Design MBF, start of the top module:
module MBF(CLK, RESET, IN_VALID, IN_DATA, X_DATA, Y_DATA, OUT_VALID);
Size: roughly 3,700 cells after synthesis, roughly 490 flip-flops, ~43 I/O pins, ~39,000 sq um of cells after synthesis.
make LEC_CHECK=0 ABC_AREA=1 CAP_MARGIN=5 CORE_MARGIN=2 CORE_UTILIZATION=72 CTS_CLUSTER_SIZE=71 SLEW_MARGIN=20 finish   # period 3.89 ns
run.sh (not shown) runs the stock make flow with config.mk's settings and CLKGATE_MAP_FILE=.
The baseline finished but fails on setup timing.
Rerun with:
CAP_MARGIN = 20   (was 5)
CTS_CLUSTER_SIZE = 10   (was 71)
SETUP_SLACK_MARGIN = 1.07   (was default)
TNS_END_PERCENT = 5   (was default)
clock period = 3.73 ns   (was 3.89 ns; I/O delays follow)
After rerunning:
- The new run completed, yet does not pass: capacitance limit, setup timing
- setup slack is worse by 490 ps
- final area grows by 5.7%
- die area is unchanged
- synthesized cell count is unchanged
- global-route usage grows by 5.7 points
- wire length grows by 48%
Rerun with:
CTS_CLUSTER_DIAMETER = 400   (was default)
CTS_CLUSTER_SIZE = default   (was 10)
PLACE_DENSITY = 0.36   (was default)
SETUP_SLACK_MARGIN = default   (was 1.07)
TNS_END_PERCENT = 10   (was 5)
clock period = 3.91 ns   (was 3.73 ns; I/O delays follow)
Outcome: The new run reached the layout checks and failed them: setup timing; core utilization decreases by 5.8 points; design area decreases by a few percent; wire length decreases by a quarter to a third; clock skew decreases by 16 ps; synthesized area does not change; via count decreases by about a fifth; non-clock buffer count decreases by 16; die size stays the same.
Rerun with:
CTS_CLUSTER_DIAMETER = default   (was 400)
CTS_CLUSTER_SIZE = 77   (was default)
PLACE_DENSITY = default   (was 0.36)
PLACE_DENSITY_LB_ADDON = 0.04   (was default)
SETUP_SLACK_MARGIN = -0.21   (was default)
TNS_END_PERCENT = default   (was 10)
clock period = 3.77 ns   (was 3.91 ns; I/O delays follow)
Outcome: The changed run completed and failed the layout checks on setup timing. Routed wire length grows by 2.6%. Design area grows by 1.7%. Worst setup slack got worse by 190 ps. Core utilization grows by 1.4 points. Die area is unchanged. Global-route usage grows by 0.74 points.
Rerun with:
ABC_AREA = default   (was 1)
CORE_UTILIZATION = 40   (was 72)
CTS_CLUSTER_SIZE = default   (was 77)
PLACE_DENSITY_LB_ADDON = default   (was 0.04)
SETUP_SLACK_MARGIN = default   (was -0.21)
clock period = 6.72 ns   (was 3.77 ns; I/O delays follow)
=> This time the run passed the timing, DRC and antenna checks. Critical path depth climbs by 3. Wire length drops by 25%. Design area drops by 8.6%. Global-route usage drops by 23 points. Cell count drops by 3.1%. Die area climbs by 73%. Via count drops by 23%. Utilization drops by 41 points. Clock-buffer cell count climbs by 11.

========
## v51
Starting RTL as in the previous note.
clock: 5.74 ns
lec_check: 0
cap_margin: 20
core_margin: 2
core_utilization: 72
slew_margin: 20
v51 finished every stage; the final checks, however, were not passed, the failures being setup timing.
Input changes introduced in v57 (baseline for comparison: v51):
- CTS_CLUSTER_SIZE newly set to 79
- PLACE_DENSITY_LB_ADDON newly set to 0.04
- ABC_AREA newly set to 1
- SETUP_SLACK_MARGIN newly set to -0.37
- the clock period (ns, I/O delays scaled along) changed from 5.74 to 3.86
## What came out
Completing all stages was not enough for v57: its layout failed the final checks because of setup timing. Launch point of the worst path: y_h[8][17] -> v51, y_h[8][18] -> v57. For the ratio of final minimum period to clock period, v57 came in 29 points higher than v51 did. Overall die width for v57 is higher than for v51. What v51 reported for post-route cell area has to be multiplied by 1.06 to get the figure for v57. Diff v51 and v57: total of cells resized after clock tree synthesis higher in v57. Reported for v51 and v57, number of remaining DRC errors turned out identical to the last digit. Compared with v51, in v57 aggregate global routing overflow ~0 delta, via count +4624, area of combinational cells with multiple inputs +7.1%.
The following lists how v15 was set up differently from v57:
- clearing ABC_AREA, which used to be 1
- clearing PLACE_DENSITY_LB_ADDON, which used to be 0.04
- clearing CTS_CLUSTER_SIZE, which used to be 79
- clearing SETUP_SLACK_MARGIN, which used to be -0.37
- swapping 72 for 58 in CORE_UTILIZATION
- putting TNS_END_PERCENT at 35 where nothing was set
- swapping 3.86 for 5.86 in the clock period (ns, I/O delays scaled along)
Results
v15: flow complete, layout not clean; failing: setup timing. NOTE: global-route wire length before repair in v15 falls short of that of v57. In v15, the post-route fraction of the period consumed by the critical path came out 29 points below the value in v57. Met1 usage: lower on v15. From v57 to v15 the numbers moved as follows: fraction of standard cell area in multi-input logic shows a reduction of 0.84 points; total half-perimeter wirelength after legalization and detailed placement shows a reduction of about 16%; worst-case hold slack shows an increase of 0.0079 ns. Summary: count of vias placed by the detailed router, v15 better than v57. [v15] number of distinct library cells after synthesis rose 32 relative to v57.
Edits applied to the flow inputs when going from v15 to v45:
- an added MAX_ROUTING_LAYER of met4
- a change of CAP_MARGIN from 20 to 5
- an added CTS_CLUSTER_DIAMETER of 224
- an added ABC_AREA of 1
- a change of the clock period (ns, I/O delays scaled along) from 5.86 to 3.97
## What came out
Worst slack on hold paths ends up higher on v45.
v45: flow complete, layout not clean; failing: setup timing
Compared v45 vs v15, and met1 usage is up in v45.
Violation count after the first detailed-routing iteration ends up higher on v45.
On distinct cell type count of the synthesized netlist: between v15 and v45, it ends up lower for v45.
Overall global routing resource usage in v45 is 3.6 points higher than in v15
